==> flow/design.v <==
module uart_bps_1(clk,rst_n,cnt_start,bps_sig
    );
    input clk;
    input rst_n;
    input cnt_start;
    output bps_sig;
    reg [12:0]cnt_bps;
    wire bps_sig;
    parameter bps_t = 13'd5207;
    always@(posedge clk or negedge rst_n)
    begin
       if(!rst_n)
       begin
          cnt_bps <= 13'd0;
       end
       else if(cnt_bps == bps_t)
       begin
          cnt_bps <= 13'd0;
       end
       else if(cnt_start)
       begin
          cnt_bps <= cnt_bps + 1'b1;
       end
       else 
       begin
          cnt_bps <= 1'b0;
       end
    end
    assign bps_sig = (cnt_bps ==  13'd2604) ? 1'b1 : 1'b0;   
endmodule
module uart_receive_1(
	input	clk,
	input	rst_n,
	input	clk_bps, 
	input	data_rx, 
	output	reg	rx_int, 
	output	[7:0]	data_tx, 
	output	reg	bps_start	 
    );
reg	[1:0]	rx;
always@(posedge	clk	or	negedge	rst_n)begin
	if(!rst_n)	rx <= 2'b11;
	else	begin
		rx[0]	<=	data_rx;
		rx[1]	<=	rx[0];
	end
end
wire	nege_edge;
	assign nege_edge= rx[1]	&	~rx[0]; 
reg	[3:0]num;
always@(posedge	clk	or	negedge	rst_n)begin
	if(!rst_n)	begin	
		bps_start <= 1'b0;	
		rx_int <= 1'b0;
	end
	else	if(nege_edge)begin
		bps_start <= 1'b1;
		rx_int <= 1'b1;
	end
	else if(num == 4'd10)begin
		bps_start <= 1'b0;	
		rx_int <= 1'b0;
	end
end
reg	[7:0]	rx_data_temp_r; 
reg	[7:0]	rx_data_r; 
always@(posedge	clk	or	negedge	rst_n)begin
	if(!rst_n)	begin	
		rx_data_r	<= 8'd0;
		rx_data_temp_r	<= 8'd0;
		num <= 4'd0;
	end
	else	if(rx_int)begin
		if(clk_bps)begin
			num <= num + 1'b1;
			case(num)
				4'd1: rx_data_temp_r[0] <= data_rx;	 
				4'd2: rx_data_temp_r[1] <= data_rx;	 
				4'd3: rx_data_temp_r[2] <= data_rx;	 
				4'd4: rx_data_temp_r[3] <= data_rx;	 
				4'd5: rx_data_temp_r[4] <= data_rx;	 
				4'd6: rx_data_temp_r[5] <= data_rx;	 
				4'd7: rx_data_temp_r[6] <= data_rx;	 
				4'd8: rx_data_temp_r[7] <= data_rx;	 
				default: ;
			endcase
		end
		else if(num == 4'd10)begin
			rx_data_r	<=rx_data_temp_r;
			num <= 4'd0;
		end
	end
end
assign	data_tx = rx_data_r;
endmodule
module surf_internet_rx(
    input              		clk,
    input              		rst_n,
    input   [7:0]      		data_rx,
	input					rx_int, 
	output					flag_en_1,
	output	reg	[7:0]		addr_daohang_data,	
	output  reg [92:0] 		data_rx_end_internet
);
	reg	[1:0]	rx_int_r;	
	always@(posedge	clk	or	negedge	rst_n)begin
		if(!rst_n)	begin
			rx_int_r[0]	<=	1'b0;
			rx_int_r[1]	<=	1'b0;
		end
		else	begin
			rx_int_r[0]	<=	rx_int;
			rx_int_r[1]	<=	rx_int_r[0];
		end
	end
	wire	nege_edge	= 	rx_int_r[1]	&	~rx_int_r[0]; 
	reg	[7:0]	data_rx_r; 
	always@(posedge	clk	or	negedge	rst_n)begin
		if(!rst_n)	begin
			data_rx_r <= 8'd0;
		end
		else	if(nege_edge)begin
			data_rx_r <= data_rx;
		end
	end
parameter length = 11;  
parameter [length-1 : 0]                          
                S_IDLE    = 11'b0000_0000_001,
                S_State1  = 11'b0000_0000_010,
                S_State2  = 11'b0000_0000_100,
                S_State3  = 11'b0000_0001_000,
                S_State4  = 11'b0000_0010_000,
				S_State5  = 11'b0000_0100_000,
                S_State6  = 11'b0000_1000_000,
				S_State7  = 11'b0001_0000_000,				
                S_State8  = 11'b0010_0000_000,
                S_State9  = 11'b0100_0000_000,				
				S_State10 = 11'b1000_0000_000;
reg [length-1 : 0] c_state;
reg [length-1 : 0] n_state;
always @(posedge clk or negedge rst_n) begin
    if (!rst_n) begin
        c_state <= S_IDLE;  
    end
    else begin
        c_state <= n_state;  
    end
end
always @(*) begin    
    case(c_state)
        S_IDLE   : 
          if (data_rx_r == 8'h64 && nege_edge) 
            n_state = S_State1;
          else 
            n_state = S_IDLE;
        S_State1 :
          if (data_rx_r == 8'h69 && nege_edge) 
            n_state = S_State2;
          else 
            n_state = S_State1;
        S_State2 :
          if (data_rx_r == 8'h73 && nege_edge) 
            n_state = S_State3;
          else  
            n_state = S_State2;
        S_State3 :
          if (data_rx_r == 8'h74 && nege_edge) 
            n_state = S_State4;
          else 
            n_state = S_State3;
        S_State4 :
          if (data_rx_r == 8'h61 && nege_edge) 
            n_state = S_State5;
          else 
            n_state = S_State4; 
		S_State5 :
          if (data_rx_r == 8'h6e && nege_edge) 
            n_state = S_State6;
          else 
            n_state = S_State5;
		S_State6 :
          if (data_rx_r == 8'h63 && nege_edge) 
            n_state = S_State7;
          else 
            n_state = S_State6;			
		S_State7 :
          if (data_rx_r == 8'h65 && nege_edge) 
            n_state = S_State8;
          else 
            n_state = S_State7;			
		S_State8 :
          if (data_rx_r == 8'h22 && nege_edge) 
            n_state = S_State9;
          else 
            n_state = S_State8;	
		S_State9 :
          if (data_rx_r == 8'h3a && nege_edge) 
            n_state = S_State10;
          else 
            n_state = S_State9;		
		S_State10 :
		  if (data_rx_r && nege_edge)
            n_state = S_IDLE;
          else 
            n_state = S_IDLE;
        default :
            n_state = S_IDLE;
    endcase 
end
reg         detected_o;
always @ (posedge clk or negedge rst_n) begin   
	if(!rst_n) begin
		detected_o <= 1'b0;
		end
	else if( c_state == S_State10) begin
		detected_o <= 1'b1;
		end
	else begin
		detected_o <= 1'b0;
		end
	end
	reg [5:0] num;  
	reg	start_reg;
	reg timeout;
always@(posedge clk)
   start_reg <= detected_o;
	reg [7:0] count;
always@(posedge clk or negedge rst_n) begin
   if (!rst_n)
		timeout <= 0;
   else if(start_reg == 0 && detected_o ==1) 
		timeout <= 1;
   else if(count == 8'd85)                   
		timeout <= 0;
   else
		timeout <= timeout;
	end
	reg	[7:0]	data_pickup_r; 
	always@(posedge	clk or negedge rst_n)begin
		if(!rst_n)	begin
			data_pickup_r <= 8'd0;
		end
		else if(timeout) begin
			data_pickup_r <= data_rx_r;                
		end
	end
	always@(posedge clk or negedge rst_n)              
	begin
		if(!rst_n)
			count <= 7;
		else if(data_pickup_r==8'h2C && nege_edge)
			count <= count + 1;
		else if(start_reg == 0 && detected_o ==1)
			count <= 0;
		else
			count <= count;
	end
	always@(posedge	clk	or	negedge	rst_n)
	begin
		if(!rst_n)	
			num	<= 4'd0;
		else if( start_reg == 0 && detected_o ==1 )	
			num <= 0;
		else if( (timeout && nege_edge) || (timeout && start_reg))				
			num <= num + 1'b1;
		else	
			num <= num;
	end
	reg	[79:0]	Latitude;		 
	reg	[87:0]	longitude;		 
	reg	[23:0]	distance_1;	 
	always@(posedge	clk	or	negedge	rst_n)begin
		if(!rst_n)	begin
			Latitude <= 0;						
			longitude <= 0;						
			distance_1 <= 24'b0000_0000_0000_0000_1111_1111;
		end                                                           
		else if(count == 8'd0 && nege_edge && data_pickup_r!=8'h2C && data_pickup_r >= 8'h30 && data_pickup_r <= 8'h39)begin              
			case(num)
				4'd1:	distance_1[23:16] <= data_pickup_r;                     
				4'd2:	distance_1[15:8] <= data_pickup_r;
				4'd3:	distance_1[7:0] <= data_pickup_r;
			default:;	
			endcase
		end
		else if(count == 8'd3&&nege_edge&& data_pickup_r!=8'h2C)begin           
			case(num)
				4'd1:	Latitude[39:32] <= data_pickup_r;
				4'd2:	Latitude[31:24] <= data_pickup_r;
				4'd3:	Latitude[23:16] <= data_pickup_r;
				4'd4:   Latitude[15:8] 	<= data_pickup_r;
				4'd5:	Latitude[7:0]  	<= data_pickup_r;	
			default:;
			endcase
		end
		else begin
			if(count == 8'd5 && nege_edge && data_pickup_r != 8'h2C)begin       
			case(num)
				4'd1:	longitude[39:32] <= data_pickup_r;
				4'd2:	longitude[31:24] <= data_pickup_r;
				4'd3:	longitude[23:16] <= data_pickup_r;
				4'd4:	longitude[15:8]  <= data_pickup_r;
				4'd5:   longitude[7:0]   <= data_pickup_r;	
			default:;
			endcase
			end	
		end
	end			
reg	[8:0]	distance;
	always @(posedge clk)
	begin
		if(data_pickup_r == 8'h2c && num == 3)	 
		distance <= distance_1[19:16]*10 + distance_1[11:8];
		else								 
		distance <= distance_1[19:16]*100 + distance_1[11:8]*10 + distance_1[3:0];
	end	
reg		[23:0]		b0;
reg		[23:0]		b1;
reg		[23:0]		b2;
reg		[23:0]		b3;
reg		[23:0]		b4;
reg		[23:0]		b5;
reg		[23:0]		b6;
reg		[23:0]		b7;
always @(posedge clk or negedge rst_n)
	if(!rst_n)
	begin
	b0 <= 24'd0;
	b1 <= 24'd0;
	b2 <= 24'd0;
	b3 <= 24'd0;
	b4 <= 24'd0;
	b5 <= 24'd0;
	b6 <= 24'd0;
	b7 <= 24'd0;
	end
	else begin
	b0 <= distance_1;
	b1 <= b0;
	b2 <= b1;
	b3 <= b2;
	b4 <= b3;
    b5 <= b4;
    b6 <= b5;
    b7 <= b6;
	end
reg		flag;
always @(*)
	begin
	if( (b7 - b6) == 0  && distance >= 18 && distance <= 227 && num == 3)
	flag = 1;
	else
	flag = 0;
	end
	wire [7:0]	c;
	assign c = flag ? distance[7:0] : 8'd0;
	wire [7:0]	d;
	assign d = (c > 200) ? c+5 : c;
reg		g0;
reg     g1;
always @(posedge clk or negedge rst_n)
	if(!rst_n)
	begin
	g0 <= 1'b0;
	g1 <= 1'b0;
	end
	else 
	begin
	g0 <= flag;
	g1 <= g0;
	end
wire	flag_posedge;
wire	flag_negedge;	
assign flag_posedge= (g0 && ~g1)? 1 : 0;	
assign flag_negedge= (~g0 && g1)? 1 : 0;
reg		[7:0]		cnt;	
always @(posedge clk or negedge rst_n)
	begin
		if(!rst_n)
		cnt <= 8'b0;
		else if(flag_negedge)
		cnt <= 8'b0;
		else if(cnt == 51)
		cnt <= cnt;
		else if(flag)
		cnt <= cnt + 1;
		else
		cnt <= cnt;
	end
assign flag_en = (cnt == 50)?1:0;
parameter length_1 = 12;  
parameter [length_1-1 : 0]                          
                S_IDLE_1_1		= 12'b0000_0000_0001,
                S_State1_1		= 12'b0000_0000_0010,
                S_State2_1		= 12'b0000_0000_0100,
                S_State3_1		= 12'b0000_0000_1000,
                S_State4_1		= 12'b0000_0001_0000,
				S_State5_1		= 12'b0000_0010_0000,
                S_State6_1		= 12'b0000_0100_0000,
				S_State7_1		= 12'b0000_1000_0000,				
                S_State8_1		= 12'b0001_0000_0000,
                S_State9_1		= 12'b0010_0000_0000,				
				S_State10_1		= 12'b0100_0000_0000,
				S_State11_1		= 12'b1000_0000_0000;		
reg [length_1-1 : 0] c_state_1;
reg [length_1-1 : 0] n_state_1;
always @(posedge clk or negedge rst_n) begin
    if (!rst_n) begin
        c_state_1 <= S_IDLE_1_1;  
    end
    else begin
        c_state_1 <= n_state_1;  
    end
end
always @(*) begin    
    case(c_state_1)
        S_IDLE_1_1   : 
          if (data_rx_r == 8'h64 && nege_edge) 
            n_state_1 = S_State1_1;
          else 
            n_state_1 = S_IDLE_1_1;
        S_State1_1 :
          if (data_rx_r == 8'h69 && nege_edge) 
            n_state_1 = S_State2_1;
          else 
            n_state_1 = S_State1_1;
        S_State2_1 :
          if (data_rx_r == 8'h72 && nege_edge) 
            n_state_1 = S_State3_1;
          else  
            n_state_1 = S_State2_1;
        S_State3_1 :
          if (data_rx_r == 8'h65 && nege_edge) 
            n_state_1 = S_State4_1;
          else 
            n_state_1 = S_State3_1;
        S_State4_1 :
          if (data_rx_r == 8'h63 && nege_edge) 
            n_state_1 = S_State5_1;
          else 
            n_state_1 = S_State4_1; 
		S_State5_1 :
          if (data_rx_r == 8'h74 && nege_edge) 
            n_state_1 = S_State6_1;
          else 
            n_state_1 = S_State5_1;
		S_State6_1 :
          if (data_rx_r == 8'h69 && nege_edge) 
            n_state_1 = S_State7_1;
          else 
            n_state_1 = S_State6_1;			
		S_State7_1 :
          if (data_rx_r == 8'h6f && nege_edge) 
            n_state_1 = S_State8_1;
          else 
            n_state_1 = S_State7_1;		
		S_State8_1 :
          if (data_rx_r == 8'h6e && nege_edge) 
            n_state_1 = S_State9_1;
          else 
            n_state_1 = S_State8_1;	
		S_State9_1 :
          if (data_rx_r == 8'h22 && nege_edge) 
            n_state_1 = S_State10_1;
          else 
            n_state_1 = S_State9_1;	
		S_State10_1 :
          if (data_rx_r == 8'h3a && nege_edge) 
            n_state_1 = S_State11_1;
          else 
            n_state_1 = S_State10_1;		
		S_State11_1 :
		  if (data_rx_r && nege_edge)
            n_state_1 = S_IDLE_1_1;
          else 
            n_state_1 = S_IDLE_1_1;
        default :
            n_state_1 = S_IDLE_1_1;
    endcase 
end
reg         		detected_o_1;
always @ (posedge clk or negedge rst_n) begin   
	if(!rst_n) begin
		detected_o_1 <= 1'b0;
		end
	else if( c_state_1 == S_State11_1) begin
		detected_o_1 <= 1'b1;
		end
	else begin
		detected_o_1 <= 1'b0;
		end
	end
	reg [5:0] num_1;  
	reg	start_reg_1;
	reg timeout_1;
always@(posedge clk)
   start_reg_1 <= detected_o_1;
	reg [7:0] count_1;
always@(posedge clk or negedge rst_n) begin
   if (!rst_n)
		timeout_1 <= 0;
   else if(start_reg_1 == 0 && detected_o_1 ==1) 
		timeout_1 <= 1;
   else if(count_1 == 8'd85)                   
		timeout_1 <= 0;
   else
		timeout_1 <= timeout_1;
	end
	reg	[7:0]	data_pickup_r_1; 
	always@(posedge	clk or negedge rst_n)begin
		if(!rst_n)	begin
			data_pickup_r_1 <= 8'd0;
		end
		else if(timeout_1) begin
			data_pickup_r_1 <= data_rx_r;                
		end
	end
	always@(posedge clk or negedge rst_n)              
	begin
		if(!rst_n)
			count_1 <= 7;
		else if(data_pickup_r_1==8'h2C && nege_edge)
			count_1 <= count_1 + 1;
		else if(start_reg_1 == 0 && detected_o_1 ==1)
			count_1 <= 0;
		else
			count_1 <= count_1;
	end
	always@(posedge	clk	or	negedge	rst_n)
	begin
		if(!rst_n)	
			num_1	<= 4'd0;
		else if( start_reg_1 == 0 && detected_o_1 ==1 )	
			num_1 <= 0;
		else if((timeout_1 && nege_edge) || (timeout_1 && start_reg_1))				
			num_1 <= num_1 + 1'b1;
		else	
			num_1 <= num_1;
	end
	reg	[3:0]		direction;	
always@(posedge	clk	or	negedge	rst_n)begin
	if(!rst_n)						
		direction <= 8'b0;                                                         
	else if(count_1 == 8'd0 && nege_edge && data_pickup_r!=8'h2C && data_pickup_r >= 8'h30 && data_pickup_r <= 8'h39)             
		case(num_1)
			4'd1:	direction <= data_pickup_r[3:0];                     
		default:	direction <= 4'b0;	
		endcase
	end
always @(posedge clk or negedge rst_n)
	begin
		if(!rst_n)	
		data_rx_end_internet <= 93'b0000_0000_1000_0000_0000_0000_0000_0000_0000_0000_0000_0000_0000_0000_0000_0000_0000_0000_0000_0000_0000_0000_0000_0;
		else if(flag)
		data_rx_end_internet[92:85] <= d;
		else if(num_1 == 2)
		data_rx_end_internet[83:80] <= direction;
		else
		data_rx_end_internet <= data_rx_end_internet;
	end	
reg		[7:0]		cnt_1;	
always @(posedge clk or negedge rst_n)
	begin
		if(!rst_n)
		cnt_1 <= 8'b0;
		else if(num_1 == 3)
		cnt_1 <= 8'b0;
		else if(cnt_1 == 51)
		cnt_1 <= cnt_1;
		else if(num_1 == 2)
		cnt_1 <= cnt_1 + 1;
		else
		cnt_1 <= cnt_1;
	end
assign flag_en_1 = (cnt_1 == 50)?1:0;	
always @(posedge clk or negedge rst_n)
	begin
	if(!rst_n)
	addr_daohang_data <= 8'b0;
	else if(cnt_1 == 50 )
	addr_daohang_data <= addr_daohang_data + 1'b1;
	else
	addr_daohang_data <= addr_daohang_data;
	end	
endmodule
module top_rx_surf(
	input 			clk,
	input 			rst_n,
	input 			data_rx,
	output			flag_en_1, 
	output [7:0]	addr_daohang_data,
	output [12:0]	data_rx_end_internet
    );
	wire 	[7:0]	data_tx;
	wire	[92:0]	nav_data;
	assign	data_rx_end_internet = nav_data[92:80];
surf_internet_rx u_surf_internet_rx (
    .clk(clk), 
    .rst_n(rst_n), 
    .data_rx(data_tx), 
    .rx_int(rx_int), 
	.flag_en_1(flag_en_1),
	.addr_daohang_data(addr_daohang_data),
    .data_rx_end_internet(nav_data)
    );
uart_bps_1 u_uart_bps_1 (
    .clk(clk), 
    .rst_n(rst_n), 
    .cnt_start(bps_start),
    .bps_sig(clk_bps)
    );
uart_receive_1 u_uart_receive_1 (
    .clk(clk), 
    .rst_n(rst_n), 
    .clk_bps(clk_bps), 
    .data_rx(data_rx), 
    .rx_int(rx_int), 
    .data_tx(data_tx), 
    .bps_start(bps_start)
    );
endmodule
==> flow/run.sh <==
#!/bin/bash
# the make line also repeats each setting of config.mk as NAME=value (left out here)
make -C /OpenROAD-flow-scripts/flow DESIGN_CONFIG=/design/flow/config.mk WORK_HOME=/design/flow/orfs CLKGATE_MAP_FILE= finish
==> flow/config.mk <==
export PLATFORM = sky130hd
export DESIGN_NAME = top_rx_surf
export DESIGN_NICKNAME = top_rx_surf
export VERILOG_FILES = /design/flow/design.v
export SDC_FILE = /design/flow/constraint.sdc
export NUM_CORES = 4
export LEC_CHECK = 0
export CAP_MARGIN = 20
export CORE_MARGIN = 2
export CORE_UTILIZATION = 40
export SLEW_MARGIN = 20
==> flow/constraint.sdc <==
create_clock -name core_clock -period 4.74 [get_ports {clk}]
set_input_delay 0.9480 -clock core_clock [delete_from_list [all_inputs] [get_ports {clk}]]
set_output_delay 0.9480 -clock core_clock [all_outputs]
set_load 0.01 [all_outputs]
==> results of run 1 <==
## cell type report
| class | instances | area share [%] |
|---|---|---|
| flip-flops and latches | 376 | 54.01 |
| multi-input cells | 774 | 31.52 |
| clock buffers | 53 | 6.335 |
| well taps | 511 | 3.683 |
| repair buffers | 30 | 1.802 |
| inverters | 62 | 1.340 |
| clock inverters | 18 | 1.312 |
## metrics by stage
step,setup WS [ns],hold slack [ns],instances,power [mW],instance area [µm²]
floorplan,0.8980,0.3312,1235,3.390,15170
global placement,0.5558,0.3310,1753,3.475,16030
detailed placement,0.4199,0.3347,1753,3.481,16030
CTS,0.3864,0.3436,1824,6.631,17360
global route,0.06472,0.3472,1824,6.791,17360
finish,0.4302,0.3424,1824,6.531,17360
## metal layers
layer,up-vias,routed length [µm]
li1,4377,-
met1,4397,12330
met2,115,12940
met3,40,971
met4,0,491
met5,-,0
## timing repair
action / in CTS / in global routing
endpoints found under the setup margin: 0 / 3
hold buffers: 0 / 0
hold endpoints to repair: 0 / 0
resized: 0 / 2
==> summary.txt, run 1 <==
Status of the implementation.

- In the global route stage, overall resource usage came out at 14.39%.
- For reference, compound AND-OR and OR-AND cells occupy 7.638% of the area reported after synthesis.
- In this run, power in combinational logic comes to about 0.14 mW.
- Counting flops with a built-in enable in the synthesized netlist gives 0.
- The area share of the largest cell type after synthesis is 57.24%, for reference.
- Routing resource usage on met3 recorded by global route was 2.730%.
- Entering global routing, the biggest net connects 124 pins.
- The combinational power share is 2.1%, for reference.
- The net count after synthesis is approximately 1,300, for reference.
- The number of placement rows is 71, for reference.
- After synthesis, the share of flip-flops with an asynchronous set or reset is a little over nine tenths.
- The sequential cell area is 0.009376 mm², for reference.
- The path length in cells of the critical path is 18, for reference.
- The prevailing post-synth register cell is dfrtp_1, for reference.
- Along the worst hold path, the cell count comes to 0.
- In the final report, the number of hold violations comes to 0.
- The maximum ir drop on the vdd rail is approximately 0.00026 V, for reference.
- The fraction of the mapped netlist area in simple logic gates is 12.87%, for reference.
- The number of detailed-route iterations in the first pass is 4, for reference.
- Per STA, the worst path accumulates the most delay in the family AND-OR/OR-AND gates.
- The termination of the worst setup path is u_surf_internet_rx.data_rx_end_internet[88], for reference.
- The heaviest power group is sequential cells, for reference.
- As reported, the later end of the worst-skew pair has a clock insertion delay of approximately 0.55 ns.
- The residual overflow from global routing is 0, for reference.
- The width of the die is between 150 and 200 µm, for reference.
- The synthesized instance count is 1,235, for reference.
- The setup total negative slack is 0 ns, for reference.
- The post-detailed-route count of antenna-violating nets is 0, for reference.
- Per STA, the worst path is made up of ha_1, a21o_1, o21bai_1, or2_2, a2111oi_0, a211o_1, nor4_1, nand4_1, and4b_1, and3_1, nand2_1, ha_1, nand2b_1, a211o_1, nand3_1, nor2_1, xor2_1, mux2_2.
- At the floorplan stage, the core utilization is reported as 40.46%.
- Per the detail_route report, vias per standard cell equal 4.895.
- The worst setup path is captured at a flop.
- The timing report shows that the slowest cell on the worst path is a2111oi_0.
- The global router reports that the layer with the highest usage is met2.
- The combinational cell area excluding buffers and inverters is 0.005473 mm², for reference.
- The script parses the final routing iteration and logs DRC violations as 0.
- The maximum buffer depth of the clock tree is 3, for reference.
- The largest family of logic cells by area is simple AND/OR/NAND/NOR gates, for reference.
- Per the run report, area growth between synthesis and finish was 14.45%.
- According to the timing report, the data required time at the worst endpoint equals 5.17 ns.
- The finished layout reports a core utilization of a little under half.
- The synthesis run shows the most used standard cells to be 347 x dfrtp_1, 102 x nand2_1, 84 x nor2_1.
- In the Yosys report the total cell count is 1,235.
- Looking at the gate-level netlist, the highest instance count belongs to dfrtp_1.
- The register clock-pin slew on the reported worst setup and hold paths is 0.06 ns, for reference.
- The clock network accounts for 47.7% of the total power.
- After synthesis the netlist holds a flip-flop and latch count of between 300 and 400.
- The number of cell instances on the worst register-to-register path is 18, for reference.
- The xor and xnor area share after synthesis is under 10%, for reference.
- During I/O placement, the number of pins put on the boundary was 25.
- After legalization and detailed placement, the total HPWL measured around 18,000 µm.
- The power per cell area is 376.2 mW/mm², for reference.
- The maximum net fanout on the critical path is 6, for reference.
- The delay of the slowest cell on the worst path is between 0.7 and 0.8 ns, for reference.
- The flow ran to the end and the layout has no timing, DRC or antenna violations.
- The mapped netlist covers ~0.015 mm².
- Once the clock tree was built, the setup fixing pass inserted 0 buffers.
- The number of pins with negative max-slew slack in the final report is 0, for reference.
- Per the detailed-route log, wirelength across all metal layers totals 26,730 µm.
- The total number of vias is 8,929, for reference.
- The congestion estimate from routability-driven global placement came to 0.9101.
- The count of warning messages emitted by the tools is 42, for reference.
- TritonCTS built the clock tree.
- STA shows the worst min-delay path finishing at u_surf_internet_rx.b2[8].
- The die area is 0.03950 mm², for reference.
- The number of diodes is 0, for reference.
- The post-layout minimum cycle time is roughly 4.3 ns, for reference.
- The distinct cell type count after synthesis is 69, for reference.
- The via count of the first global-routing pass is 9,072, for reference.
- The leakage power summed over all cells is between 8 and 9 nW, for reference.
- The yosys-reported design area after synthesis is around 0.015 mm², for reference.
- The clock network power reported by the tool is 3.11 mW.
- According to the hold report, the worst path is of the flop to flop type.
- The post-synthesis cell type with the largest combined area is dfrtp_1, for reference.
- The total number of H-tree levels is 2, for reference.
- The startpoint type of the worst setup path is a flop, for reference.
- After Yosys synthesis, full adders, half adders and majority gates account for 6.945% of the synthesized area.
- The Yosys warning count is 7, for reference.
- The sequential power reported by the tool is 3.28 mW.
- The reg-to-reg endpoint is u_surf_internet_rx.data_rx_end_internet[88], for reference.
- Looking at the max-slew report, the worst-margin pin has a slew of 0.9503 ns.
- The worst setup path is of the flop to flop kind.
- The timing report gives the worst reg2reg path a setup slack of 0.43 ns.
- The worst-case headroom to the max-slew limit is 36.64%, for reference.
- The upper clock frequency limit is 232.0 MHz, for reference.
- Per the TritonCTS log, the buffer count is roughly 40.
- Global routing used a little under a quarter of the available met2 tracks.
- Looking at the clock tree report, the root buffer type is clkbuf_16.
- The switching portion of total power comes to 21.14%.
- The part of the total power dissipated in sequential elements is 50.3%, for reference.
- The height of the die is 198.7 µm, for reference.
- The first global-routing pass estimated 45,710 µm of wire.
- From the final report, the count of setup violators was given as 0.
- After synthesis, the cell types taking the most area are dfrtp_1 57%, ha_1 6.0%, mux2_2 4.3%.
- Of the available clock period, the critical path in the final layout requires 90.92%.
- The origin of the critical flop-to-flop path is u_surf_internet_rx.b7[15], for reference.
- The violation count after the first detailed-routing iteration is roughly 450, for reference.
- The proportion of synthesized area in mux cells is 4.635%, for reference.
- The tool flagged a number of max-cap violations equal to 0.
- The count of filler cells inserted in the layout is 3,455, for reference.
- The final layout net count is 1,367, for reference.
- The timing report notes that buffer and inverter cells on the critical path total 0.
- The net switching power is 1.381 mW, for reference.
- The clock sink count is between 300 and 400, for reference.
- The number of antenna violations at the first check in global routing is 0, for reference.
- The part of the Yosys area used for sequential elements is 61.81%, for reference.
- A synthesized cell averages about 12 µm².
- Data on the critical path arrives at its endpoint at approximately 4.7 ns.
- Setup repair after global routing left no endpoint under its margin.
- The post-detailed-route wirelength per cell is 14.66 µm, for reference.
- The core box area is 0.03749 mm², for reference.
- The launch point of the critical path was reported as u_surf_internet_rx.b7[15].
- On the final layout, the worst clock skew is about 0.012 ns.
- The placement report lists the number of port buffers as 23.
- On met1, the global router reports a usage of 19.30%.
- The internal power component is 5.150 mW, for reference.
- In this run the most critical hold path is launched from u_surf_internet_rx.b1[8].
==> inputs of run 2 (changes only) <==
ABC_AREA = 1   (was default)
CAP_MARGIN = 0   (was 20)
CORE_ASPECT_RATIO = 0.92   (was default)
CORE_UTILIZATION = 72   (was 40)
CTS_CLUSTER_DIAMETER = 150   (was default)
CTS_CLUSTER_SIZE = 15   (was default)
GPL_ROUTABILITY_DRIVEN = 0   (was default)
HOLD_SLACK_MARGIN = 0.3   (was default)
PLACE_DENSITY_LB_ADDON = 0.06   (was default)
SETUP_SLACK_MARGIN = 0.92   (was default)
clock period = 3.21 ns   (was 4.74 ns; I/O delays follow)
==> run 2 against run 1 <==
Net effect: the layout now fails its checks (negative setup slack); clock skew up 0.012 ns; clock power increased by about 10%; area after synthesis grew 5.1%; sequential power is 47% higher; non-clock buffer count increased by 59; via count up 44%; sequential share of layout area is 4.6 points lower; combinational power up 96%; final cell count increased by 15%.
==> summary.txt, run 2 <==
Status of the implementation.

- The end point of the worst hold path is u_surf_internet_rx.b2[19], for reference.
- The CTS report gives the tree buffer count as 29.
- Final hold analysis gives a worst-case slack of about 0.34 ns.
- Synthesis produced approximately 1,700 cells.
- The overall power after layout is approximately 8.5 mW, for reference.
- The core box area is between 0.02 and 0.025 mm², for reference.
- The number of warnings reported in the stage logs is 43.
- The internal power component is around 6.6 mW, for reference.
- The power report attributes to the sequential group a share of a little under three fifths.
- During placement, the flow inserted port buffers numbering 23.
- Broken down by cell family, the worst path's largest delay share belongs to simple AND/OR/NAND/NOR gates.
- The horizontal die dimension reported for this design is roughly 160 µm.
- For this run the aggregate overflow at the end of global routing stands at 0.
- The number of buffers and inverters on the critical path is 5, for reference.
- The worst setup path is of the flop to flop kind.
- Per the OpenROAD floorplan log, the area of the die is ~0.023 mm².
- The post-detailed-route wirelength per cell is 21.64 µm, for reference.
- The per-cell via count in the routed design is 6.159, for reference.
- The capture point of the critical path was reported as u_surf_internet_rx.data_rx_end_internet[89].
- The category of the worst setup path capture point is a flop, for reference.
- The mapped netlist covers 0.01594 mm².
- The share of flip-flops with an asynchronous set or reset after synthesis is 97.07%, for reference.
- Per the post-synthesis report, the nets total around 1,800.
- The number of antenna violations at the first check in global routing is 0, for reference.
- The analysis attributes to net switching a power of 1.953 mW.
- The skew report gives the latency at the later pin of the worst-skew pair as 0.58 ns.
- In this build the clock could be raised as far as 283.3 MHz.
- Summed over all routing layers, the global router reports a total usage of 35.82%.
- The required time of the critical path is approximately 3.7 ns, for reference.
- Per the CTS log, the root buffer master is clkbuf_16.
- In the routed netlist, the antenna diode instances number 0.
- Per the synthesis report, the adder-cell share of the synthesized area is approximately 6.6%.
- The count of pins on the block boundary is 25, for reference.
- The combinational power share is approximately 3.1%, for reference.
- The clock arrives with 0.02387 ns of skew.
- The post-detailed-route DRC marker count is 0, for reference.
- Counting instances in the post-synthesis netlist gives the leading cell types as 372 x nand2_1, 347 x dfrtp_1, 269 x inv_1.
- In this run the register-to-register setup slack is -0.32 ns.
- The first global-routing pass estimated 66,210 µm of wire.
- After synthesis, the design contains 1,668 cells according to Yosys.
- The number of pins with negative max-slew slack in the final report is 0, for reference.
- The fraction of the mapped netlist area in simple logic gates is 19.12%, for reference.
- The prevailing post-synth register cell is dfrtp_1, for reference.
- The proportion of synthesized area in mux cells is 0.4239%, for reference.
- The critical path goes through inv_2, ha_4, nand2_4, inv_4, nand2_2, inv_2, nand2_2, nand3_4, nand2_4, nand2_1, nand2_1, nand3b_1, a2111oi_4, and2_4, nand3_4, buf_4, inv_1, ha_1, o21ai_1, nor2_4, nand3_1, nand3_1.
- The number of placement rows is 52, for reference.
- The beginning of the critical path is u_surf_internet_rx.b6[9], for reference.
- The largest share of the power goes to sequential cells.
- The sum of net half-perimeters after detailed placement is 23,620 µm, for reference.
- The delay of the slowest cell on the worst path is 0.42 ns, for reference.
- The run did not pass the layout checks because of negative setup slack.
- In the final report, the number of hold violations comes to 0.
- Per the detail_route report, the via count comes to 12,890.
- The origin of the critical flop-to-flop path is u_surf_internet_rx.b6[9], for reference.
- In the finished design, the share of the clock period the worst path needs comes to 110.0%.
- The combinational-cell power consumption is 0.265 mW, for reference.
- Of the total power, the clock network draws around 40%.
- The average cell area after synthesis is between 9 and 10 µm², for reference.
- The path class of the tightest hold or removal check is flop to flop.
- Clock network power for this build is approximately 3.4 mW.
- dfrtp_1 takes more of the synthesized area than any other cell.
- Walking the critical path from launch to capture passes 22 cell instances.
- TritonCTS built the clock tree.
- The area growth from synthesis to layout is 19.05%, for reference.
- The yosys-reported design area after synthesis is ~0.016 mm², for reference.
- Looking at the reg2reg group, the worst path ends at u_surf_internet_rx.data_rx_end_internet[89].
- The most common cell in the netlist is nand2_1, for reference.
- The power of the sequential group is just under 5 mW, for reference.
- The script computed the net switching share of total power as 22.90%.
- The number of detailed-route iterations in the first pass is 7, for reference.
- The worst setup path is launched from a flop.
- The tally of max-capacitance violations is 0, for reference.
- Detailed-route iteration 0 reported a violation count of 1,627.
- The number of synthesized flops with an enable pin is 0, for reference.
- Wires add up to 45,280 µm.
- Setup repair after global routing could not meet its margin everywhere.
- In the post-synthesis netlist, the biggest area contributors are dfrtp_1 54%, nand2_1 8.8%, inv_1 6.3%.
- The largest family of logic cells by area is simple AND/OR/NAND/NOR gates, for reference.
- The effective utilization at floorplan is roughly 73%, for reference.
- Setup slack on the critical path of the routed design comes to -0.3203 ns.
- Power spread over the standard cell area amounts to 449.4 mW/mm².
- Synthesis inferred between 300 and 400 register bits.
- For this design, the slowest cell found on the critical path is dfrtp_1.
- The flow ran to the end, but the layout failed its checks.
- The final layout contains 1,856 nets.
- The post-layout minimum cycle time is 3.530 ns, for reference.
- The via count of the first global-routing pass is around 13,000, for reference.
- VDD sags by at most 0.0005948 V.
- The number of cell instances on the worst register-to-register path is 22, for reference.
- The synthesized netlist devotes 1.319% of its cell area to XOR and XNOR gates.
- The data arrival time at the worst-slack endpoint is 4.04 ns, for reference.
- The Yosys warning count is 7, for reference.
- The critical path maximum fanout is 4.
- The part of the Yosys area used for sequential elements is 58.83%, for reference.
- The maximum buffer depth of the clock tree is 3, for reference.
- The total number of H-tree levels is 1, for reference.
- Per the post-route antenna check, the number of violating nets is 0.
- The compound-gate portion of the synthesized area is 6.727%, for reference.
- The maximum number of pins on one net before global-route repair is 74, for reference.
- The register clock-pin slew on the reported worst setup and hold paths is roughly 0.080 ns, for reference.
- In this run the most critical hold path is launched from u_surf_internet_rx.b1[19].
- The distinct cell type count after synthesis is about 50, for reference.
- The worst-case headroom to the max-slew limit is between 50 and 60%, for reference.
- For this design, the sink count on the clock tree is 376.
- Counting the fill cells in the layout gives 1,013.
- The leakage power summed over all cells is 9.549 nW, for reference.
- The number of stages on the worst hold path is 0, for reference.
- The slew at the pin with the worst max-slew slack is 0.6137 ns, for reference.
- The height of the die is 146.7 µm, for reference.
- Endpoints with negative setup slack in the final report add up to 6.
- The area share of the largest cell type after synthesis is 54.48%, for reference.
run 2: per-stage QoR:
stage | worst slack, ns | area [µm²] | TNS [ns] | util (%) | instances
2_1_floorplan | 0.5587 | 16300 | 0 | - | 1668
3_3_place_gp | 0.1679 | 16970 | 0 | 77.64 | 1986
3_5_place_dp | -0.007657 | 16970 | -0.009984 | 77.64 | 1986
4_1_cts | 0.09511 | 18510 | 0 | 84.67 | 2075
5_1_grt | -0.3633 | 18980 | -1.570 | 86.80 | 2093
6_report | -0.3203 | 18980 | -1.181 | 86.80 | 2093
run 2: routing by layer:
layer / wire (µm) / vias up / global-route usage, %
met5: 0 / - / 0
met4: 3332 / 0 / 16.55
met3: 3287 / 307 / 4.828
met2: 22540 / 855 / 63.09
met1: 16120 / 6201 / 44.68
li1: - / 5527 / -
run 2: final cells by class:
type / instances / area, µm² / area share [%]
timing repair inverter: 1 / 6.256 / 0.03297
sequential: 376 / 9382 / 49.44
multi-input combinational: 1000 / 6435 / 33.91
inverter: 276 / 1057 / 5.572
clock inverter: 2 / 36.28 / 0.1912
clock buffer: 52 / 812.0 / 4.279
timing repair buffer: 89 / 875.8 / 4.616
tap: 297 / 371.6 / 1.958
run 2: repair_timing:
item,CTS,global route
gates cloned,1,0
hold buffers,1,0
setup endpoints to repair,44,63
endpoints found under the hold margin,66,0
setup buffers,33,18
pin swaps,31,45
resized,116,79
==> inputs of run 3 (changes only) <==
ABC_AREA = default   (was 1)
CAP_MARGIN = 20   (was 0)
CORE_ASPECT_RATIO = default   (was 0.92)
CORE_UTILIZATION = 40   (was 72)
CTS_CLUSTER_DIAMETER = default   (was 150)
CTS_CLUSTER_SIZE = default   (was 15)
GPL_ROUTABILITY_DRIVEN = default   (was 0)
HOLD_SLACK_MARGIN = default   (was 0.3)
PLACE_DENSITY_LB_ADDON = default   (was 0.06)
SETUP_SLACK_MARGIN = default   (was 0.92)
clock period = 3.56 ns   (was 3.21 ns; I/O delays follow)
==> run 3 against run 2 <==
Net effect: wire length fell by 38%; setup slack got worse by 0.045 ns; area after synthesis fell by 4.8%; sequential share of layout area rose by 1.6 points; global-route usage fell by 21 points; non-clock buffer count rose by 20; combinational power fell by 31%; highest routed layer unchanged; the layout still fails its checks (negative setup slack); final cell count fell by 8.8%; critical endpoint is now u_surf_internet_rx.data_rx_end_internet[86]; via count fell by 27%.
==> summary.txt, run 3 <==
Status of the implementation.

- The flow ran to the end, but the layout failed its checks.
- The reasons given for failing layout checks are negative setup slack.
- The fraction of the mapped netlist area in simple logic gates is 12.87%, for reference.
- The sequential power reported by the tool is 4.37 mW.
- The per-cell via count in the routed design is 4.934, for reference.
- The xor and xnor area share after synthesis is 3.926%, for reference.
- Logged for this run, the post-placement worst setup slack is -0.4264 ns.
- The setup path with the least slack is of type flop to flop.
- The met2 global-route usage is 24.80%, for reference.
- Summed over all cells, the static leakage comes to 8.920 nW.
- The number of pins with negative max-slew slack in the final report is 0, for reference.
- The number of detailed-route iterations in the first pass is 7, for reference.
- In the final layout, the fill cell count is approximately 3,400.
- The Yosys warning count is 7, for reference.
- The part of the total power dissipated in sequential elements is 49.6%, for reference.
- The highest-delay cell along the critical path is dfrtp_1, for reference.
- The ratio of final minimum period to clock period is 110.3%, for reference.
- The heaviest power group is sequential cells, for reference.
- The synthesized netlist handed to floorplanning was reported with a cell count of 1,235.
- The overall power after layout is ~8.8 mW, for reference.
- Of the total power, the share spent switching nets is 20.99%.
- The residual overflow from global routing is 0, for reference.
- The path length in cells of the critical path is 20, for reference.
- The delay of the slowest cell on the worst path is 0.39 ns, for reference.
- The count of nets left with antenna violations once routing finished came out at 0.
- In this run the critical path is formed by inv_2, ha_4, a211o_1, and2_4, o311ai_4, o21ai_2, and3_1, o221ai_1, o21ai_0, and4b_1, and3_4, nand2_2, ha_2, nand2b_1, a211o_1, and3_4, buf_4, nand2_2, nand2_2, mux2_4.
- The average cell area after synthesis is around 12 µm², for reference.
- The first global-routing pass estimated between 40,000 and 50,000 µm of wire.
- After synthesis, the design contains around 1,200 cells according to Yosys.
- In this run, the number of DRC markers left after iteration 0 of detailed routing was 430.
- The maximum net fanout on the critical path is 4, for reference.
- The number of failing hold endpoints at the final stage is 0, for reference.
- According to the floorplan report, the placeable core area is 0.03749 mm².
- The netlist area before placement is 0.01517 mm², for reference.
- The script logs the mean routed wire length per placed instance as 14.63 µm.
- The final layout net count is about 1,400, for reference.
- The netlist uses 69 different library cells.
- The net switching power is 1.851 mW, for reference.
- The yosys-reported design area after synthesis is 0.01517 mm², for reference.
- TritonCTS built the clock tree.
- The share of the core area taken by cells at floorplan is 40.46%.
- The number of cell instances on the worst register-to-register path is 20, for reference.
- After detailed routing, the total wire length is 27,920 µm.
- The end-of-flow timing check tallies setup violations at 8.
- The maximum ir drop on the vdd rail is 0.0003431 V, for reference.
- The weighted congestion reported at the end of routability-driven placement is 0.9106, for reference.
- Per the slew report, the remaining headroom to the max-slew limit stands at roughly half.
- From bottom edge to top edge, the die measures 198.7 µm.
- The via count of the first global-routing pass came to around 9,600.
- The number of port buffers is 23, for reference.
- Per the post-CTS timing run, clock transition at the registers of the reported paths is 0.06 ns.
- The post-synthesis cell type with the largest combined area is dfrtp_1, for reference.
- The all-layer global routing usage is 14.90%, for reference.
- The most critical setup path has its endpoint at u_surf_internet_rx.data_rx_end_internet[86].
- The combinational power share is 2.1%, for reference.
- The final worst-path setup slack is -0.3651 ns, for reference.
- The worst register-to-register path begins at u_surf_internet_rx.b6[6].
- The overall die size recorded for this design is 0.03950 mm².
- The worst setup path is captured at a flop.
- The capture point of the worst register-to-register path is recorded as u_surf_internet_rx.data_rx_end_internet[86].
- The worst setup path is launched from a flop.
- The setup total negative slack is -2.197 ns, for reference.
- The tally of max-capacitance violations is 0, for reference.
- Between clock sinks in the finished design, the worst skew comes to 0.01862 ns.
- Counting along the longest clock path gives a buffer depth of 3.
- The total number of vias is 9,415, for reference.
- The synthesis report lists the most area-consuming cells as dfrtp_1 57%, ha_1 6.0%, mux2_2 4.3%.
- The flop and latch count out of synthesis is 376, for reference.
- Multiplexer cells account for 4.635% of the synthesized area.
- The upper clock frequency limit is 254.8 MHz, for reference.
- The width of the die is 198.7 µm, for reference.
- The internal power of the cells totals 6.964 mW.
- The number of buffers and inverters on the critical path is 2, for reference.
- In this run the register-to-register setup slack is -0.37 ns.
- The global routing report lists met1 layer usage as between 20% and 30%.
- For the clock group, total power comes out at 4.26 mW.
- For this design the top-level I/O count stands at 25.
- At the later pin of the worst-skew pair, clock insertion delay measures between 0.5 and 0.6 ns.
- Subtracting the final worst setup slack from the clock period gives 3.925 ns.
- Data arrives at the worst endpoint at 4.35 ns.
- The dominant cell type by count on the critical path is nand2_2, for reference.
- The logs give a warning total of 43.
- The slew at the pin with the worst max-slew slack is 0.7451 ns, for reference.
- The final design instance area without fill is 0.01837 mm², for reference.
- The floorplan has slightly above 70 rows.
- Yosys reports that the most numerous cell types are 347 x dfrtp_1, 102 x nand2_1, 84 x nor2_1.
- Setup repair after global routing could not meet its margin everywhere.
- Per report_power, the clock group accounts for 48.4% of the total.
- The maximum number of pins on one net before global-route repair is 98, for reference.
- In this run the cell area measured after placement is 0.01668 mm².
- Of the combinational cells, the family taking the most area is simple AND/OR/NAND/NOR gates.
- The part of the Yosys area used for sequential elements is 61.81%, for reference.
- The area growth from synthesis to layout is 21.12%, for reference.
- The number of antenna violations at the first check in global routing came to 0.
- The post-CTS hold buffer count recorded in the log is 0.
- The class of the tightest hold or removal check is input pin to async pin, for reference.
- The total number of H-tree levels is 2, for reference.
- Of all flip-flops after synthesis, the portion carrying an async set or reset was between 90% and 100%.
- The TritonCTS buffer count is 41, for reference.
- The sum of net half-perimeters after detailed placement is 19,050 µm, for reference.
- The area share of the largest cell type after synthesis is about 57%, for reference.
- The clock sink count is between 300 and 400, for reference.
- The top cell family by delay on the critical path is AND-OR/OR-AND gates, for reference.
- met3 track demand over resource after global routing is 2.442%.
- The required time of the critical path is 3.98 ns, for reference.
- The net count after synthesis is between 1,000 and 1,500, for reference.
- The buffer cell driving the clock tree root is clkbuf_16, for reference.
- The post-layout utilization of the core is 49.01%, for reference.
- The combinational-cell power consumption is 0.182 mW, for reference.
- In this run, the synthesized area fraction spent on adder and majority cells is recorded as under 10%.
- In the routed design, unresolved DRC markers number 0.
- The number of synthesized flops with an enable pin is 0, for reference.
- The critical path starts at u_surf_internet_rx.b6[6].
- The prevailing post-synth register cell is dfrtp_1, for reference.
- After global routing, the most crowded layer is met2.
- By instance count, the leading cell after synthesis is dfrtp_1.
- Dividing total power by cell area gives a power density of 479.7 mW/mm².
- The number of antenna diodes in the final layout is 0.
- The cell-mix breakdown from Yosys lists the compound-gate area share as 7.638%.
-- run 3: metrics by stage --
stage,std cells,hold WS (ns)
after floorplan,1235,0.3312
after global placement,1823,0.3310
after detailed placement,1823,0.3347
after CTS,1902,0.2356
after global routing,1908,0.2571
final,1908,0.2105
-- run 3: per-layer routing --
| metal | vias up | part of all wire, % | wire length, µm |
|---|---|---|---|
| li1 | 4548 | - | - |
| met3 | 51 | 2.9 | 809 |
| met1 | 4704 | 46 | 12880 |
| met5 | - | 0 | 0 |
| met2 | 112 | 49 | 13680 |
| met4 | 0 | 2.0 | 555 |
-- run 3: cell type report --
class | instances | area, µm² | area share, %
clock buffers | 58 | 1160 | 6.313
clock inverters | 18 | 235.2 | 1.280
inverters | 62 | 232.7 | 1.267
well taps | 511 | 639.4 | 3.480
multi-input cells | 774 | 5783 | 31.47
repair buffers | 109 | 947.2 | 5.155
flip-flops and latches | 376 | 9376 | 51.03
-- run 3: repair_timing --
item | 4_1_cts | 5_1_grt
endpoints found under the setup margin | 12 | 12
setup buffers | 3 | 6
gates resized | 12 | 39
pin swaps | 15 | 30
==> inputs of run 4 (changes only) <==
ABC_AREA = 0   (was default)
CAP_MARGIN = 25   (was 20)
CELL_PAD_IN_SITES_DETAIL_PLACEMENT = 2   (was default)
CELL_PAD_IN_SITES_GLOBAL_PLACEMENT = 0   (was default)
CORE_MARGIN = 9   (was 2)
CORE_UTILIZATION = 59   (was 40)
CTS_CLUSTER_DIAMETER = 246   (was default)
CTS_CLUSTER_SIZE = 68   (was default)
GPL_ROUTABILITY_DRIVEN = 0   (was default)
GPL_TIMING_DRIVEN = 0   (was default)
HOLD_SLACK_MARGIN = -0.05   (was default)
MIN_ROUTING_LAYER = met1   (was default)
PLACE_DENSITY_LB_ADDON = 0.1   (was default)
SETUP_SLACK_MARGIN = -0.14   (was default)
SLEW_MARGIN = 0   (was 20)
TNS_END_PERCENT = 20   (was default)
clock period = 5.12 ns   (was 3.56 ns; I/O delays follow)
==> run 4 against run 3 <==
Net effect: the flow now stops in detailed placement; die size is 19% lower; synthesized cell count unchanged; area after synthesis stayed put.
==> summary.txt, run 4 <==
Summary of the current implementation state.

- For reference, compound AND-OR and OR-AND cells occupy 7.638% of the area reported after synthesis.
- The share of flip-flops with an asynchronous set or reset after synthesis is 97.07%, for reference.
- The commonest cells after synthesis are 347 x dfrtp_1, 102 x nand2_1, 84 x nor2_1.
- Looking at the gate-level netlist, the highest instance count belongs to dfrtp_1.
- The cell-mix breakdown from Yosys lists the XOR/XNOR area share as 3.926%.
- A synthesized cell averages 12.28 µm².
- The die area is 0.03181 mm², for reference.
- Per Yosys stat, the portion of area used by sequential elements is around 62%.
- After floorplanning, the core was divided into 58 placement rows.
- Per the OpenROAD floorplan log, the area of the core is 0.02525 mm².
- For this design the top-level I/O count stands at 25.
- The synthesized instance count is 1,235, for reference.
- Post-synthesis, Yosys gives the total cell area as between 0.015 and 0.02 mm².
- In this run, synthesis produced a sequential element count of 376.
- The floorplan step set the die width to about 180 µm.
- In the synthesized netlist, mux cells make up 4.635% of the area.
- Yosys mapped the design onto 69 distinct sky130hd cell types.
- Yosys shows that the main logic family after synthesis is simple AND/OR/NAND/NOR gates.
- Summed over its instances, the top area cell type makes up approximately 57% of the synthesized netlist area.
- The synthesized-area fraction occupied by adder cells is 6.945%, for reference.
- The number of port buffers is 23, for reference.
- The effective utilization at floorplan is 60.07%, for reference.
- The flow did not finish.
- For reference, the top cells by area after synthesis are dfrtp_1 57%, ha_1 6.0%, mux2_2 4.3%.
- The number of cell instances after yosys synthesis is 1,235, for reference.
- Counting the warning lines in the Yosys log gives 7.
- The failing step is detailed placement, for reference.
- The tool reported: "[ERROR DPL-0033] detailed placement checks failed during check placement".
- The synthesized netlist devotes 12.87% of its cell area to simple gates.
- The netlist area before placement is roughly 0.015 mm², for reference.
- Per the OpenROAD floorplan log, the height of the die is around 180 µm.
- The number of synthesized flops with an enable pin is 0, for reference.
- The net count after synthesis is between 1,000 and 1,500, for reference.
- The post-synthesis cell type with the largest combined area is dfrtp_1, for reference.
- The synthesis report names the predominant flop master as dfrtp_1.
[run 4: per-stage QoR]
stage	area [µm²]	power [mW]	cells	TNS, ns
2_1_floorplan	15170	3.139	1235	0
3_3_place_gp	15810	3.214	1588	-4375.95
==> inputs of run 5 (changes only) <==
ABC_AREA = 1   (was 0)
CAP_MARGIN = 20   (was 25)
CELL_PAD_IN_SITES_DETAIL_PLACEMENT = default   (was 2)
CELL_PAD_IN_SITES_GLOBAL_PLACEMENT = default   (was 0)
CORE_MARGIN = 2   (was 9)
CORE_UTILIZATION = 72   (was 59)
CTS_CLUSTER_DIAMETER = default   (was 246)
CTS_CLUSTER_SIZE = 76   (was 68)
GPL_ROUTABILITY_DRIVEN = default   (was 0)
GPL_TIMING_DRIVEN = default   (was 0)
HOLD_SLACK_MARGIN = default   (was -0.05)
MIN_ROUTING_LAYER = default   (was met1)
PLACE_DENSITY_LB_ADDON = 0.01   (was 0.1)
SETUP_SLACK_MARGIN = 1.03   (was -0.14)
SLEW_MARGIN = 20   (was 0)
TNS_END_PERCENT = default   (was 20)
clock period = 3.6 ns   (was 5.12 ns; I/O delays follow)
==> run 5 against run 4 <==
Net effect: area after synthesis increased by 5.1%; die size decreased by 27%; synthesized cell count up 35%; the run now finishes clean.
==> summary.txt, run 5 <==
Status of the implementation.

- The run finished with no timing, DRC or antenna violations.
- The synthesized instance count is 1,668.
- Per the post-synthesis report, the nets total about 1,800.
- For this design, the slowest cell found on the critical path is dfrtp_1.
- The final timing report lists a hold violation count of 0.
- The number of port buffers is 23, for reference.
- The OpenROAD report gives the critical path a required time of about 4 ns.
- The biggest slice of the total power is consumed by sequential cells.
- The upper clock frequency limit is between 300 and 400 MHz, for reference.
- Of the total synthesized cell area, the portion taken by AND, OR, NAND and NOR gates is 19.12%.
- The xor and xnor area share after synthesis is 1.319%, for reference.
- The all-layer global routing usage is 38.22%, for reference.
- The compound-gate portion of the synthesized area is 6.727%, for reference.
- Per STA, the highest per-stage delay on the worst path measures 0.41 ns.
- At the pin with the least slew margin, the transition time is slightly above 0.7 ns.
- Dividing the synthesized area by the synthesized cell count gives 9.556 µm².
- The prevailing post-synth register cell is dfrtp_1, for reference.
- In this run, distinct cell masters in the synthesized netlist total 50.
- The number of cell instances on the worst register-to-register path is 22, for reference.
- The worst setup path category is flop to flop, for reference.
- The power report shows net switching accounting for 22.68% of the total.
- The pre-antenna-repair detailed-routing pass consisted of 6 iterations.
- The share of total power dissipated in sequential elements is roughly half.
- The sum of met2 wire segment lengths after detailed routing is roughly 23,000 µm, for reference.
- The post-synthesis cell type with the largest combined area is dfrtp_1, for reference.
- Counting every sink on the clock net gives between 300 and 400.
- The leakage power summed over all cells is 9.796 nW, for reference.
- The number of cell instances after yosys synthesis is 1,668, for reference.
- Once routing completed, OpenROAD measured the worst setup slack at between 0.2 and 0.3 ns.
- For this run, the script counts the antenna cells in the layout as 0.
- The core region is 0.02176 mm².
- The worst-case setup slack after placement is roughly 0.48 ns, for reference.
- The flop and latch count out of synthesis is roughly 380, for reference.
- TritonCTS built the clock tree.
- The first global-routing pass estimated 70,390 µm of wire.
- The final layout net count is about 1,900, for reference.
- The data arrival time at the worst-slack endpoint is 3.75 ns, for reference.
- The worst setup path is captured at a flop.
- Per STA, the worst path is made up of inv_2, ha_4, nand2_8, nand2_8, nand2_8, nand2_4, nand2_4, nand2_4, nand2_2, nand4_1, a21oi_2, nand4_1, nor3_2, and2_4, nand3_4, ha_4, nand2_1, nand4_1, nand2_2, nand2_4, o21bai_1, nand3_1.
- Per the CTS log, the buffer count on the longest clock path is 3.
- The net switching power is 1.997 mW, for reference.
- Entering global routing, the biggest net connects between 90 and 100 pins.
- Warnings reported by Yosys during synthesis add up to 7.
- The number of antenna violations at the first check in global routing is 0, for reference.
- For reference, the top cells by area after synthesis are dfrtp_1 54%, nand2_1 8.8%, inv_1 6.3%.
- The number of placement rows is 54, for reference.
- The number of failing setup endpoints in the final timing report is 0, for reference.
- The largest family of logic cells by area is simple AND/OR/NAND/NOR gates, for reference.
- The detailed router put a total of between 15,000 and 20,000 µm of wire on met1.
- STA classifies the critical path startpoint as a flop.
- The final critical path takes up 92.41% of the cycle.
- The path class of the tightest hold or removal check is input pin to async pin.
- Per STA, the endpoint of the critical path is u_surf_internet_rx.data_rx_end_internet[87].
- The worst reg-to-reg setup slack is 0.27 ns, for reference.
- The register clock-pin slew on the reported worst setup and hold paths is ~0.060 ns, for reference.
- Per the skew report, the later register of the worst-skew pair sees a clock latency of between 0.5 and 0.6 ns.
- Of all flip-flops after synthesis, the portion carrying an async set or reset was 97.07%.
- The post-detailed-route DRC marker count is 0, for reference.
- In this design, the critical path's most frequently occurring cell is nand2_4.
- The post-detailed-route count of antenna-violating nets is 0, for reference.
- The internal power component is 6.807 mW, for reference.
- The number of buffers and inverters on the critical path is 1, for reference.
- The synthesized netlist devotes 6.610% of its cell area to adder and majority cells.
- The number of synthesized flops with an enable pin is 0, for reference.
- Signal nets in the final route climb as high as met4.
- The synthesis stats list as the most numerous cell nand2_1.
- Counting tap cells, the placed design contains a total of ~2,000 instances.
- The residual overflow from global routing is 0, for reference.
- The combinational-cell power consumption is 0.236 mW, for reference.
- TritonRoute output was used to compute an average wire per cell of 22.61 µm.
- Across the VDD grid, the largest voltage drop is 0.0005927 V.
- The power report attributes to the clock group a share of a little under 50%.
- Total power normalized to cell area comes to 452.3 mW/mm².
- The sum of routed wire length over all layers is 47,180 µm, for reference.
- The placement summary gives the final routability congestion estimate as 0.9304.
- The worst path needs 3.327 ns of the cycle, external delays included.
- The via count of the first global-routing pass is 13,490, for reference.
- In the synthesized netlist, the cells that appear most often are 372 x nand2_1, 347 x dfrtp_1, 269 x inv_1.
- The netlist area before placement is 0.01594 mm², for reference.
- The total met3 wirelength after detailed routing is just under 4000 µm, for reference.
- The die covers ~0.023 mm².
- Measured against the total synthesized area, the mux share comes to 0.4239%.
- The width of the die is 152.8 µm, for reference.
- In this run the tightest slew margin relative to its limit is 51.95%.
- The buffer cell driving the clock tree root is clkbuf_16, for reference.
- The area share of the largest cell type after synthesis is between 50% and 60%, for reference.
- The final layout reports a setup TNS of 0 ns.
- 25 I/O pins were placed.
- Relative to the synthesized area, the layout overhead comes to 22.10%.
- The wire-length estimate of the detail-placed layout is 23,410 µm.
- The maximum net fanout on the critical path is 8, for reference.
- The power of the clock network is 4.26 mW, for reference.
- The path length in cells of the critical path is 22, for reference.
- The yosys-reported design area after synthesis is 0.01594 mm², for reference.
- Dividing the detail-routed via count by the number of cells gives 6.371.
- Per the timing report, the most critical flop-to-flop path finishes at u_surf_internet_rx.data_rx_end_internet[87].
- The launch point of the worst register-to-register path is recorded as u_surf_internet_rx.b6[1].
- The worst clock skew on the final layout is between 0.02 and 0.03 ns, for reference.
- The number of pins with negative max-slew slack in the final report is 0, for reference.
- The combinational power share is 2.7%, for reference.
- The beginning of the critical path is u_surf_internet_rx.b6[1], for reference.
- The TritonCTS buffer count is 38, for reference.
- The finished layout holds 2,087 standard cells, fillers aside.
- The layout has 856 filler cells.
- Sequential power for this build is 4.31 mW.
- Across all layers, the routed design uses ~13,000 vias.
- Per STA, the worst path accumulates the most delay in the family simple AND/OR/NAND/NOR gates.
- The count of warning messages emitted by the tools is 43, for reference.
- The tally of max-capacitance violations is 0, for reference.
- Setup repair after global routing could not meet its margin everywhere.
- The height of the die is around 150 µm, for reference.
- The effective utilization at floorplan is 73.26%, for reference.
- The violation count after the first detailed-routing iteration is 1,599, for reference.
- Per Yosys stat, the portion of area used by sequential elements is 58.83%.
- The clock tree synthesis step divided the H-tree into 2 levels.
[run 5: area by class of cell]
class | instances | area [µm²] | area share [%]
sequential | 376 | 9384 | 48.22
multi-input combinational | 1000 | 6549 | 33.65
inverter | 276 | 1060 | 5.446
clock buffer | 50 | 1026 | 5.272
timing repair buffer | 85 | 789.5 | 4.057
tap | 280 | 350.3 | 1.800
clock inverter | 20 | 302.8 | 1.556
[run 5: metal layers]
layer,vias up,GRT usage [%]
met4,0,21.60
met2,1013,65.60
li1,5553,-
met3,352,6.940
met5,-,0
met1,6378,45.88
[run 5: repair_timing]
| action | in CTS | in global routing |
|---|---|---|
| gates resized | 131 | 88 |
| hold buffers | 0 | 0 |
| setup endpoints to repair | 17 | 37 |
| buffers inserted | 34 | 21 |
| pin swaps | 41 | 40 |
[run 5: through the flow]
| step | cell area (µm²) | utilization (%) | hold WS (ns) | power (mW) |
|---|---|---|---|---|
| after detailed placement | 16850 | 77.47 | 0.3347 | 4.616 |
| after CTS | 18900 | 86.85 | 0.2144 | 8.766 |
| after global routing | 19460 | 89.45 | 0.2430 | 9.022 |
| after floorplan | 16250 | - | 0.3312 | 4.491 |
| after global placement | 16850 | 77.47 | 0.3311 | 4.602 |
| final | 19460 | 89.45 | 0.1678 | 8.803 |
==> inputs of run 6 (changes only) <==
CTS_CLUSTER_DIAMETER = 397   (was default)
CTS_CLUSTER_SIZE = 10   (was 76)
PLACE_DENSITY_LB_ADDON = default   (was 0.01)
SETUP_SLACK_MARGIN = 0.86   (was 1.03)
TNS_END_PERCENT = 5   (was default)
clock period = 2.87 ns   (was 3.6 ns; I/O delays follow)
==> run 6 against run 5 <==
Net effect: the layout now fails its checks (negative setup slack); die size unchanged; design area up 0.26%; global-route usage up 0.66 points; first-iteration DRC count rose by 34%; total power rose by 26%; area after synthesis did not move; clock-buffer cell count is 26 higher; maximum frequency is 1.0% lower; clock skew fell by 0.0083 ns; final cell count rose by 1.9%; critical path type unchanged; largest power group unchanged; highest routed layer is now met5.
==> summary.txt, run 6 <==
Status of the implementation.

- For reference, XOR and XNOR gates occupy ~1.3% of the area reported after synthesis.
- The class of the tightest hold or removal check is flop to flop, for reference.
- The count of filler cells inserted in the layout is 819, for reference.
- The yosys-reported design area after synthesis is approximately 0.016 mm², for reference.
- According to the floorplan report, the die width is 152.8 µm.
- The all-layer global routing usage is 38.88%, for reference.
- Between clock sinks in the finished design, the worst skew comes to 0.01724 ns.
- The worst setup path category is flop to flop, for reference.
- TritonCTS built the clock tree.
- The maximum net fanout on the critical path is 8, for reference.
- In the power breakdown, the biggest contributor is sequential cells.
- Per the power-grid run, VDD falls by no more than 0.0006489 V.
- The most critical hold endpoint after final layout shows a slack of 0.3454 ns.
- Yosys reports that the most numerous cell types are 372 x nand2_1, 347 x dfrtp_1, 269 x inv_1.
- The post-detailed-route wirelength per cell is 24.65 µm, for reference.
- The violation count after the first detailed-routing iteration is 2,147, for reference.
- The net switching power is 2.709 mW, for reference.
- After synthesis, the largest area contributor takes up 54.48% of total cell area.
- The number of cell instances after yosys synthesis is around 1,700, for reference.
- Setup repair after global routing could not meet its margin everywhere.
- The startpoint identified for the worst register-to-register timing path is u_surf_internet_rx.b6[2].
- The number of placement rows is 54, for reference.
- Hold analysis lists the worst path endpoint as u_surf_internet_rx.b6[2].
- The pre-antenna-repair detailed-routing pass consisted of 14 iterations.
- 0 antenna diodes ended up in the layout.
- The core box area is 0.02176 mm², for reference.
- The path length in cells of the critical path is 22, for reference.
- The power of the clock network is 5.27 mW, for reference.
- According to the timing report, the data required time at the worst endpoint equals 3.30 ns.
- The mapped netlist covers 0.01594 mm².
- Yosys mapped the design onto 50 distinct sky130hd cell types.
- The slew at the pin with the worst max-slew slack is 0.5789 ns, for reference.
- The smallest clock period supported by the final layout is computed as 3.360 ns.
- Of the synthesized area, sequential elements account for roughly three fifths.
- Counting every sink on the clock net gives 376.
- The leakage power summed over all cells is 10.02 nW, for reference.
- The die area is 0.02334 mm², for reference.
- The Yosys warning count is 7, for reference.
- Per the post-route antenna check, the number of violating nets is 0.
- The weighted congestion reported at the end of routability-driven placement is 0.8928, for reference.
- The power of the sequential group is between 5 and 6 mW, for reference.
- The compound-gate portion of the synthesized area is slightly below 7%, for reference.
- The reasons given for failing layout checks are negative setup slack.
- The effective utilization at floorplan is 73.26%, for reference.
- Entering global routing, the biggest net connects 78 pins.
- The synthesized design contains 376 register bits.
- Synthesis handed over a netlist of ~1,700 instances.
- The number of failing setup endpoints in the final timing report is 13, for reference.
- The share of total power dissipated in sequential elements is between 40% and 50%.
- The count of warning messages emitted by the tools is 47, for reference.
- The worst path uses 117.1% of the clock period.
- The worst-case headroom to the max-slew limit is 61.05%, for reference.
- For this run, the post-layout net count is 1,894.
- The script computed the net switching share of total power as 24.38%.
- The termination of the worst setup path is u_surf_internet_rx.data_rx_end_internet[87], for reference.
- The buffer cell driving the clock tree root is clkbuf_16, for reference.
- In the power breakdown, the internal column shows 8.403 mW.
- By instance count, the leading cell after synthesis is nand2_1.
- The cell sequence reported for the critical path is inv_1, ha_4, nand2_1, inv_1, nand2_2, nand2_2, nand2_1, nand2_2, nand2_2, nand4_1, a21oi_2, nand4_1, nor3_1, and2_4, nand3_4, ha_4, nand2_1, nand4_1, nand2_2, nand2_4, o21bai_1, nand3_1.
- In this build the clock could be raised as far as 297.6 MHz.
- For the worst min-delay path, the startpoint reported by OpenROAD is u_surf_internet_rx.b5[2].
- The delay of the slowest cell on the worst path is ~0.40 ns, for reference.
- The critical path contains buffers and inverters numbering 2 combined.
- The final worst-path setup slack is -0.4903 ns, for reference.
- The run finished, with violations left.
- In the synthesized netlist the async set-or-reset flop fraction comes to 97.07%.
- Among all flip-flop cells after synthesis, the most frequent one is dfrtp_1.
- The combinational-cell power consumption is 0.404 mW, for reference.
- The global-route wire length before repair is 71,250 µm, for reference.
- Of the total synthesized cell area, the portion taken by full adders, half adders and majority gates is 6.610%.
- The fraction of the mapped netlist area in simple logic gates is a little under a fifth, for reference.
- The number of stages on the worst hold path is 0, for reference.
- TritonRoute reported its final design rule violation total as 0.
- In the placement report, post-DP HPWL is listed as 25,380 µm.
- The largest individual stage delay along the critical path comes from the cell dfrtp_1.
- The post-synth count of flops with an enable pin is 0.
- The per-cell via count in the routed design is 6.569, for reference.
- The number of pins with negative max-slew slack in the final report is 0, for reference.
- The startpoint type of the worst setup path is a flop, for reference.
- The data arrival time at the worst-slack endpoint is 3.79 ns, for reference.
- The beginning of the critical path is u_surf_internet_rx.b6[2], for reference.
- The power per cell area is roughly 570 mW/mm², for reference.
- The portion of synthesized area spent on multiplexers is 0.4239%.
- On the worst setup and hold paths after CTS, the clock-pin slew comes to 0.06 ns.
- In the synthesized netlist, the dominant kind of combinational cell is simple AND/OR/NAND/NOR gates.
- The dominant cell type by count on the critical path is nand2_2, for reference.
- The post-synthesis cell type with the largest combined area is dfrtp_1, for reference.
- For the worst flop-to-flop path, the logic depth is 22.
- The number of clock buffers added by TritonCTS is 43.
- CTS reports a maximum clock tree buffer depth of 3.
- STA classifies the critical path endpoint as a flop.
- Summed over all layers, the routed wires come to 52,410 µm.
- The reg-to-reg endpoint is u_surf_internet_rx.data_rx_end_internet[87], for reference.
- The number of port buffers is 23, for reference.
- The number of failing hold endpoints at the final stage is 0, for reference.
- In this run, the combinational gates consume 3.6% of the power.
- The residual overflow from global routing is 0, for reference.
- The net count after synthesis is 1,751, for reference.
- The via count of the first global-routing pass is 13,500, for reference.
- The worst reg-to-reg setup slack is -0.49 ns, for reference.
- The total number of H-tree levels is 2, for reference.
- In the final timing run, aggregate negative setup slack is -3.973 ns.
- In this run the count of I/O pins placed on the die edge is 25.
- The clock network burns 47.4% of the power.
- The report counts max-capacitance violations totalling 0.
- As reported, the later end of the worst-skew pair has a clock insertion delay of between 0.5 and 0.6 ns.
- From synthesis to final layout, the design area changed by 22.41%.
- The post-layout utilization of the core is 89.68%, for reference.
- Power comes to 11.11 mW.
- The number of antenna violations at the first check in global routing is 0, for reference.
- The routed layout has ~14,000 vias.
- In the post-synthesis netlist, the biggest area contributors are dfrtp_1 54%, nand2_1 8.8%, inv_1 6.3%.
- The worst-case setup slack after placement is -0.6083 ns, for reference.
- Averaged over all synthesized cells, the footprint is 9.556 µm².
- On the critical path the largest part of the delay comes from simple AND/OR/NAND/NOR gates.
- The height of the die is approximately 150 µm, for reference.
==> run 6: what timing repair did <==
item	4_1_cts	5_1_grt
setup endpoints to repair	100	82
gates resized	125	146
hold endpoints to repair	39	0
pin swaps	39	61
hold buffers	1	0
buffers inserted	6	6
==> run 6: metrics by stage <==
step	cell area, µm²	instances
floorplan	16140	1668
global placement	17290	2033
detailed placement	17290	2033
CTS	18990	2120
global route	19510	2126
finish	19510	2126
==> run 6: final cells by class <==
class / instances / area (µm²) / share of cell area, %
clock inverters: 4 / 100.1 / 0.5130
clock buffers: 76 / 1200 / 6.150
multi-input cells: 1000 / 6459 / 33.10
flip-flops and latches: 376 / 9384 / 48.10
repair buffers: 114 / 974.7 / 4.996
inverters: 276 / 1044 / 5.348
well taps: 280 / 350.3 / 1.796
==> run 6: layer usage <==
| metal | GRT usage, % | routed length [µm] | vias up | share of wire, % |
|---|---|---|---|---|
| met4 | 22.53 | 5066 | 2 | 9.7 |
| met1 | 46.49 | 16820 | 6478 | 32 |
| met3 | 6.428 | 5819 | 508 | 11 |
| met5 | 0 | 34 | - | 0.065 |
| li1 | - | - | 5618 | - |
| met2 | 67.12 | 24670 | 1360 | 47 |
Power figures rest on the tool's default switching activity, not on a simulated workload.
